==> flow/design.v (excerpt) <==
module alu16_top(clk, valA, valB, aluop, sub, lr, cc, result);
	input clk;
	input [15:0] valA, valB;
	input [3:0] aluop;
	input sub, lr;
	output reg [3:0] cc;
	output reg [15:0] result;
	reg [15:0] a_q, b_q;
	reg [3:0] op_q;
	reg sub_q, lr_q;
	wire [3:0] cc_w;
	wire [15:0] result_w;
	ALU alu(.valA(a_q), .valB(b_q), .aluop(op_q), .sub(sub_q), .lr(lr_q), .cc(cc_w), .result(result_w));
	always @(posedge clk) begin
		a_q <= valA;
		b_q <= valB;
		op_q <= aluop;
		sub_q <= sub;
		lr_q <= lr;
		cc <= cc_w;
		result <= result_w;
	end
endmodule
Size in the first run: ~850 cells after synthesis, roughly 6700 sq um of cells after synthesis.
Settings: LEC_CHECK=0, CAP_MARGIN=20, CORE_ASPECT_RATIO=0.76, CORE_MARGIN=2, CORE_UTILIZATION=60, PLACE_DENSITY_LB_ADDON=0.04, SETUP_SLACK_MARGIN=1.78, SLEW_MARGIN=35; clock period 6.14 ns.
run.sh (not shown) runs the stock make flow with config.mk's settings and CLKGATE_MAP_FILE=.
Rerun with:
==> flow/config.mk (replaced) <==
export PLATFORM = sky130hd
export DESIGN_NAME = alu16_top
export DESIGN_NICKNAME = alu16_top
export VERILOG_FILES = /design/flow/design.v
export SDC_FILE = /design/flow/constraint.sdc
export NUM_CORES = 4
export LEC_CHECK = 0
export ABC_AREA = 1
export CAP_MARGIN = 20
export CORE_MARGIN = 2
export CORE_UTILIZATION = 72
export CTS_CLUSTER_DIAMETER = 392
export CTS_CLUSTER_SIZE = 100
export SLEW_MARGIN = 20
==> flow/constraint.sdc (replaced) <==
create_clock -name core_clock -period 2.22 [get_ports {clk}]
set_input_delay 0.4440 -clock core_clock [delete_from_list [all_inputs] [get_ports {clk}]]
set_output_delay 0.4440 -clock core_clock [all_outputs]
set_load 0.01 [all_outputs]
The new run did not get past 3_5_place_dp with DPL-0033; die size goes down by 25%; synthesized cell count came out higher by about 14%; area after synthesis goes down by about 10%.
Rerun with:
--- a/flow/config.mk
+++ b/flow/config.mk
@@ -8,7 +8,8 @@
 export ABC_AREA = 1
 export CAP_MARGIN = 20
+export CORE_ASPECT_RATIO = 1.17
 export CORE_MARGIN = 2
-export CORE_UTILIZATION = 72
-export CTS_CLUSTER_DIAMETER = 392
-export CTS_CLUSTER_SIZE = 100
+export CORE_UTILIZATION = 64
+export GPL_ROUTABILITY_DRIVEN = 1
+export MIN_ROUTING_LAYER = met1
 export SLEW_MARGIN = 20
==> flow/constraint.sdc (replaced) <==
create_clock -name core_clock -period 2.88 [get_ports {clk}]
set_input_delay 0.5760 -clock core_clock [delete_from_list [all_inputs] [get_ports {clk}]]
set_output_delay 0.5760 -clock core_clock [all_outputs]
set_load 0.01 [all_outputs]
=> The new run died in 5_1_grt; die size is higher by roughly a tenth; synthesized cell count does not change; area after synthesis is unchanged.
Rerun with:
--- a/flow/config.mk
+++ b/flow/config.mk
@@ -6,10 +6,11 @@
 export NUM_CORES = 4
 export LEC_CHECK = 0
-export ABC_AREA = 1
+export ABC_AREA = 0
 export CAP_MARGIN = 20
 export CORE_ASPECT_RATIO = 1.17
 export CORE_MARGIN = 2
-export CORE_UTILIZATION = 64
-export GPL_ROUTABILITY_DRIVEN = 1
+export CORE_UTILIZATION = 40
+export GPL_ROUTABILITY_DRIVEN = 0
 export MIN_ROUTING_LAYER = met1
+export SETUP_SLACK_MARGIN = -0.62
 export SLEW_MARGIN = 20
==> flow/constraint.sdc (replaced) <==
create_clock -name core_clock -period 6.38 [get_ports {clk}]
set_input_delay 1.2760 -clock core_clock [delete_from_list [all_inputs] [get_ports {clk}]]
set_output_delay 1.2760 -clock core_clock [all_outputs]
set_load 0.01 [all_outputs]
- With this change the flow completed without violations
- synthesized area is higher by about 12%
- die area went up by 75%
- synthesized cell count goes down by 12%
Rerun with:
--- a/flow/config.mk
+++ b/flow/config.mk
@@ -10,7 +10,8 @@
 export CORE_ASPECT_RATIO = 1.17
 export CORE_MARGIN = 2
-export CORE_UTILIZATION = 40
+export CORE_UTILIZATION = 23
 export GPL_ROUTABILITY_DRIVEN = 0
 export MIN_ROUTING_LAYER = met1
-export SETUP_SLACK_MARGIN = -0.62
+export PLACE_DENSITY_LB_ADDON = 0.18
+export SETUP_SLACK_MARGIN = 1.23
 export SLEW_MARGIN = 20
=> Core utilization falls by 19 points. Combinational power went up by 5.8%. Sequential power fell by about 2%. Power drops by 1.4%. Worst setup slack degrades by 0.096 ns.


## nickel
alu16_top again, from the RTL that the note above started with.
clock: 3.6 ns
lec_check: 0
abc_area: 1
cap_margin: 0
core_aspect_ratio: 1.17
core_margin: 2
core_utilization: 71
cts_cluster_diameter: 47
cts_cluster_size: 25
gpl_routability_driven: 1
max_routing_layer: met4
min_routing_layer: met1
place_density_lb_addon: 0.27
setup_slack_margin: 0.46
slew_margin: 20
nickel did not finish: a tool error stopped it during global routing (5_1_grt).
--- input diff nickel..quartz ---
Settings: PLACE_DENSITY_LB_ADDON changed from 0.27 to 0.14; CTS_CLUSTER_DIAMETER removed (was 47); CORE_UTILIZATION changed from 71 to 15; MAX_ROUTING_LAYER removed (was met4); CTS_CLUSTER_SIZE removed (was 25); SETUP_SLACK_MARGIN changed from 0.46 to 1.23; CAP_MARGIN changed from 0 to 20; the clock period (ns, I/O delays scaled along) changed from 3.6 to 6.38.
### Flow results
quartz: done, clean on timing, DRC and antenna. Diff quartz..nickel | area fraction in and, or, nand and nor cells after synthesis | unchanged. quartz against nickel; y dimension of the die is up by more than 100%. Re total clock buffers created by CTS: no difference whatsoever between quartz and nickel. Summary: detailed-placement wirelength estimate, quartz worse than nickel. Clock tree buffer depth came out exactly the same in quartz and nickel. Of quartz and nickel, quartz shows the higher worst slack at placement, with nickel below it. When quartz is measured against nickel, its core outline area turns out 380% higher. Total instance count after detailed placement: quartz and nickel compared, lower one is nickel. Initial cell density of the core delta for quartz relative to nickel: 57 points lower. Compared with nickel, quartz degrades die area.
Changes in indigo relative to quartz:
Settings: SETUP_SLACK_MARGIN: 1.23 -> unset; PLACE_DENSITY_LB_ADDON: 0.14 -> 0.27; CTS_CLUSTER_SIZE: unset -> 25; CORE_UTILIZATION: 15 -> 71; CTS_CLUSTER_DIAMETER: unset -> 47; the clock period (ns, I/O delays scaled along): 6.38 -> 3.6.
## What came out
- As of indigo, first-iteration DRC count had risen by more than 100% compared to quartz.
- Sort indigo and quartz by wire length of the first global-routing pass asc -> top: indigo
- Between indigo and quartz, it is indigo whose instance count along the most critical hold path is lower, by 1.
- Count of standard-cell rows | indigo below quartz
- Combinational power share in indigo vs quartz: up 5.3 points
- Clock power: indigo worse than quartz
- Compared with quartz, fmax in indigo increased by more than 10%.
- Comparing quartz against indigo, there is no change at all in residual antenna-violating net count after detailed routing.
- In the final reports, the cell area of indigo is smaller than that of quartz.
- indigo has power attributed to combinational cells above what quartz had.
Edits applied to the flow inputs when going from indigo to yarrow:
Settings: HOLD_SLACK_MARGIN now 0.05, previously not set; SETUP_SLACK_MARGIN now 0.46, previously not set; CAP_MARGIN now 5, was 20.
==> comparison <==
The area figure in the yosys stat output of yarrow and that of indigo are within noise of each other.
Height of the die: indigo vs yarrow, no meaningful difference
yarrow terminated abnormally: global routing (5_1_grt) reported GRT-0116.
| worst setup slack before clock tree synthesis | yarrow vs indigo | better |
Delta (yarrow minus indigo): number of CTS-inserted buffers now sits at about the same level; number of gates given a new drive strength after cts shows an increase of 41.
Input-level comparison between harbor and yarrow:
Settings: CTS_CLUSTER_SIZE removed (was 25); HOLD_SLACK_MARGIN removed (was 0.05); CORE_UTILIZATION changed from 71 to 66; ABC_AREA changed from 1 to 0; CAP_MARGIN changed from 5 to 20; CTS_CLUSTER_DIAMETER removed (was 47); SETUP_SLACK_MARGIN removed (was 0.46); PLACE_DENSITY_LB_ADDON removed (was 0.27); the clock period (ns, I/O delays scaled along) changed from 3.6 to 3.59.
[summary]
- The post-synthesis adder-cell area fraction of harbor falls short of that of yarrow by 1.4 points.
- Delta (harbor minus yarrow): die area grew by about 20%, summed instance area of the synthesized netlist grew by 12%, instance area at placement grew by 2100 sq um.
- I/O pin count: yarrow vs harbor identical
- harbor vs yarrow: synthesized cell count down
- Chip width, harbor vs yarrow: up by a little under 10%
- Flow for harbor halted at clock tree synthesis (4_1_cts), error code DPL-0033.
- harbor: number of nets at floorplan is 11% lower than what yarrow reported.
- The half-perimeter wire length after detailed placement reported for harbor is greater than that of yarrow by 52%.
- Looking only at sequential fraction of the synthesis area, and setting everything else aside, the lower value of yarrow and harbor goes to harbor.
Modified inputs, cedar compared to harbor
Settings: GPL_ROUTABILITY_DRIVEN: 1 -> unset; MIN_ROUTING_LAYER: met1 -> unset; CORE_ASPECT_RATIO: 1.17 -> unset; CORE_UTILIZATION: 66 -> 61; ABC_AREA: 0 -> unset; the clock period (ns, I/O delays scaled along): 3.59 -> 2.27.
cedar never completed, since it errored out during global routing (5_1_grt). As far as synthesized netlist net count goes, cedar and harbor are indistinguishable; the numbers are identical. The number of cells in the design after placement in harbor is 0.931 times that in cedar. Compared with harbor, cedar shows area of the die that has gone up by a little under 10%. Placement row count: higher on harbor. Re core utilization before placement: cedar is 5.9 points down on harbor.


alu16_top again, from the RTL that the note above started with.
clock: 6.38 ns
lec_check: 0
abc_area: 1
cap_margin: 20
core_aspect_ratio: 1.78
core_margin: 2
core_utilization: 57
gpl_routability_driven: 1
gpl_timing_driven: 0
min_routing_layer: met1
place_density_lb_addon: 0.14
setup_slack_margin: 1.23
slew_margin: 20
Rerun with:
Settings changed: ABC_AREA 1 to 0, CAP_MARGIN 20 to 25, CELL_PAD_IN_SITES_DETAIL_PLACEMENT set to 2, CELL_PAD_IN_SITES_GLOBAL_PLACEMENT set to 1, CORE_ASPECT_RATIO 1.78 to 0.54, CORE_MARGIN 2 to 5, CTS_CLUSTER_DIAMETER set to 219, MIN_ROUTING_LAYER met1 to met2, PLACE_DENSITY_LB_ADDON 0.14 to 0.03, SETUP_SLACK_MARGIN 1.23 to unset, SLEW_MARGIN 20 to 10, TNS_END_PERCENT set to 70.
Effect: Now the flow aborted during 3_5_place_dp; area after synthesis climbs by roughly a tenth; synthesized cell count fell by roughly a tenth; die size went up by a quarter to a third.
Rerun with:
Settings changed: CAP_MARGIN 25 to 20, CELL_PAD_IN_SITES_DETAIL_PLACEMENT 2 to unset, CELL_PAD_IN_SITES_GLOBAL_PLACEMENT 1 to unset, CORE_ASPECT_RATIO 0.54 to 0.5, CORE_MARGIN 5 to 2, CORE_UTILIZATION 57 to 44, CTS_CLUSTER_DIAMETER 219 to unset, GPL_TIMING_DRIVEN 0 to unset, MIN_ROUTING_LAYER met2 to met1, PLACE_DENSITY_LB_ADDON 0.03 to 0.14, SLEW_MARGIN 10 to 20, TNS_END_PERCENT 70 to 15.
Now the flow completed with no timing, DRC or antenna violations.
Synthesized cell count does not change.
Die size increases by about a fifth.
Area after synthesis does not change.
Rerun with:
Settings changed: ABC_AREA 0 to 1, CORE_ASPECT_RATIO 0.5 to 1.17, CORE_UTILIZATION 44 to 58, PLACE_DENSITY_LB_ADDON 0.14 to unset, TNS_END_PERCENT 15 to unset.
Clock period 6.38 ns to 2.87 ns, I/O delays scaled along.
- The new run completed and failed the layout checks on negative setup slack
- total power increases by well over a third
- sequential power rose by well over a third
- fmax went up by well over a third


Setup of try-zinc:
Starting RTL as in the previous note.
Settings: LEC_CHECK=0, ABC_AREA=1, CAP_MARGIN=0, CORE_ASPECT_RATIO=1.17, CORE_MARGIN=2, CORE_UTILIZATION=71, CTS_CLUSTER_DIAMETER=47, CTS_CLUSTER_SIZE=25, GPL_ROUTABILITY_DRIVEN=1, MIN_ROUTING_LAYER=met1, PLACE_DENSITY_LB_ADDON=0.27, SETUP_SLACK_MARGIN=0.46, SLEW_MARGIN=20; clock period 3.6 ns.
try-zinc did not finish; the tool stopped in global routing with error GRT-0116.
Setup changes, try-zinc to try-juniper
Settings: clearing CTS_CLUSTER_SIZE, which used to be 25; clearing PLACE_DENSITY_LB_ADDON, which used to be 0.27; swapping 71 for 40 in CORE_UTILIZATION; clearing CORE_ASPECT_RATIO, which used to be 1.17; clearing SETUP_SLACK_MARGIN, which used to be 0.46; clearing CTS_CLUSTER_DIAMETER, which used to be 47; clearing MIN_ROUTING_LAYER, which used to be met1; swapping 0 for 20 in CAP_MARGIN; clearing ABC_AREA, which used to be 1; clearing GPL_ROUTABILITY_DRIVEN, which used to be 1; swapping 3.6 for 4.7 in the clock period (ns, I/O delays scaled along).
- try-juniper finished all stages; the layout is clean.
- Compared with try-zinc, try-juniper shows cell area after technology mapping that has gone up by more than 10%.
- Post-synthesis share of cell area spent on xor and xnor gates: try-juniper > try-zinc
- For the synthesized-area fraction occupied by adder cells, try-juniper came in 1.4 points lower than try-zinc did.
- Higher placement-stage worst setup slack was reported by try-juniper, not try-zinc.
- try-juniper ends up with lower count of mapped cells out of synthesis than try-zinc does.
Setup changes, try-juniper to try-fjord
Settings: CORE_UTILIZATION: 40 -> 68; CTS_CLUSTER_SIZE: unset -> 37; CTS_CLUSTER_DIAMETER: unset -> 246; the clock period (ns, I/O delays scaled along): 4.7 -> 2.27.
Results
Summary of try-juniper and try-fjord: one run falls short of a clean finish, namely try-fjord.
As far as adder-cell share of the synthesized area goes, try-juniper and try-fjord are indistinguishable; the numbers are identical.
[compare] base=try-juniper new=try-fjord: die size went down, synthesized area did not really move, total of flip-flops plus latches after synthesis did not really move.
--- input diff try-fjord..try-violet ---
Settings: CTS_CLUSTER_SIZE removed (was 37); CTS_CLUSTER_DIAMETER removed (was 246); SETUP_SLACK_MARGIN newly set to 0.6; CORE_UTILIZATION changed from 68 to 40; MAX_ROUTING_LAYER newly set to met4; the clock period (ns, I/O delays scaled along) changed from 2.27 to 4.7.
Notes after the runs:
Of try-fjord and try-violet, only try-violet finishes the flow clean.
try-violet -> try-fjord: basic-gate share of the synthesized area counting and, or, nand and nor cells flat
Looking only at chip area, and setting everything else aside, the lower value of try-violet and try-fjord goes to try-fjord.
Comparing placer congestion estimate for try-violet and try-fjord, the bigger number came from try-fjord.


== build 85 ==
alu16_top again, from the RTL that the note above started with.
export LEC_CHECK = 0
export ABC_AREA = 1
export CAP_MARGIN = 10
export CORE_MARGIN = 2
export CORE_UTILIZATION = 72
export PLACE_DENSITY = 0.4
export SETUP_SLACK_MARGIN = 0.11
export SLEW_MARGIN = 20
create_clock -name core_clock -period 3.78 [get_ports {clk}]
Modified inputs, build 23 compared to build 85
Settings: clearing PLACE_DENSITY, which used to be 0.4; swapping 72 for 57 in CORE_UTILIZATION; swapping 0.11 for 0.97 in SETUP_SLACK_MARGIN; swapping 10 for 20 in CAP_MARGIN; clearing ABC_AREA, which used to be 1; swapping 3.78 for 3.41 in the clock period (ns, I/O delays scaled along).
Notes after the runs:
Build 23 is listed as incomplete: the tool reported an error in global routing (5_1_grt) and the run ended there. Build 85: no failed stages, no open violations at the end. Build 23 vs build 85, adder-cell share of the synthesized area went down by 1.4 points. Build 23 ends up with a pre-placement core utilization that is 15 points lower than in build 85. Summed instance area of the synthesized netlist, build 23 vs build 85: up by more than 10%. Build 23 ends up with lower synthesized netlist cell count than build 85 does. Diff build 85 -> build 23 | area of the chip | up by more than a quarter. Summary — proportion of synthesized chip area in sequential cells, build 23 relative to build 85: lower, by 2.0 points. Floorplan die width (build 23 vs. build 85) increases by more than 10%. In build 23 the post-CTS setup repair buffer count turned out 18 higher than in build 85.
## Diff of input files: build 72 against build 23
Settings: a change of SETUP_SLACK_MARGIN from 0.97 to -0.3; an added CTS_CLUSTER_SIZE of 64.
Findings:
Layout checks on build 72: not met. Flow itself completed; violations: setup timing.
[compare] base=build 23 new=build 72: worst slack at placement decreased by 0.049 ns relative to the old numbers, number of H-tree levels closely matched the old numbers, proportion of synthesized area in mux cells closely matched the old numbers, number of synthesized register bits closely matched the old numbers.
Diff build 23 -> build 72 | setup fix buffers added after clock tree synthesis | decrease of 14
Comparing HPWL after detailed placement for build 23 and build 72, the bigger number came from build 72.
Re post-synth area from yosys stat: no difference whatsoever between build 23 and build 72.
As far as total I/O pin count goes, build 72 and build 23 are indistinguishable; the numbers are identical.
The placed cell area reported for build 72 is smaller than that of build 23 by about 1.1%.
Changes in build 71 relative to build 72:
Settings: CORE_UTILIZATION: 57 -> 68; HOLD_SLACK_MARGIN: unset -> 0.24; CTS_CLUSTER_DIAMETER: unset -> 57; CTS_CLUSTER_SIZE: 64 -> 37; ABC_AREA: unset -> 1; the clock period (ns, I/O delays scaled along): 3.41 -> 3.0.
Results
- What ended build 71 was a tool error in global routing (5_1_grt); the run never finished.
- Re worst setup timing slack at the placement stage: build 71 is 0.23 ns up on build 72.
- Lower routability congestion estimate from global placement was reported by build 71, not build 72.
- Side by side, core area turned out lower in build 71 than in build 72.
- Count of instantiated cells in the yosys netlist: build 72 and build 71 compared, higher one is build 71
- Standard-cell row count in build 71 is 5 lower than in build 72
- The multiplexer area fraction after synthesis in build 71 was lower than what build 72 gave.
- Synthesized cell count (higher): build 71
- Looking at synthesized area across build 72 and build 71, the one that comes out lower is build 71.
- What build 71 reported for post-DP HPWL has to be multiplied by 1.20 to get the figure for build 72.
- Die size (higher): build 72
Here is what was changed in the inputs of build 97 compared with build 71.
Settings: SETUP_SLACK_MARGIN: -0.3 -> unset; CORE_UTILIZATION: 68 -> 40; CTS_CLUSTER_SIZE: 37 -> unset; CTS_CLUSTER_DIAMETER: 57 -> unset; ABC_AREA: 1 -> unset; HOLD_SLACK_MARGIN: 0.24 -> unset; the clock period (ns, I/O delays scaled along): 3.0 -> 4.55.
## What came out
- Build 97 | stages: all done | timing, DRC, antenna: all pass
- Share of the synthesized netlist area taken by xor and xnor gates (higher): build 97
- [compare] base=build 71 new=build 97: die size went up 0.0082 mm2, post-synthesis cell area went up about 12%.
- | post-CTS setup buffer count | lower: build 97 |
- In the tables for build 97 and build 71, height of the chip reads lower with build 71.
- Compared with build 71, build 97 shows a synthesized-area fraction occupied by and/or/nand/nor cells that is 26 points lower.
No activity file was given, so power comes from the tool's default toggle rates.
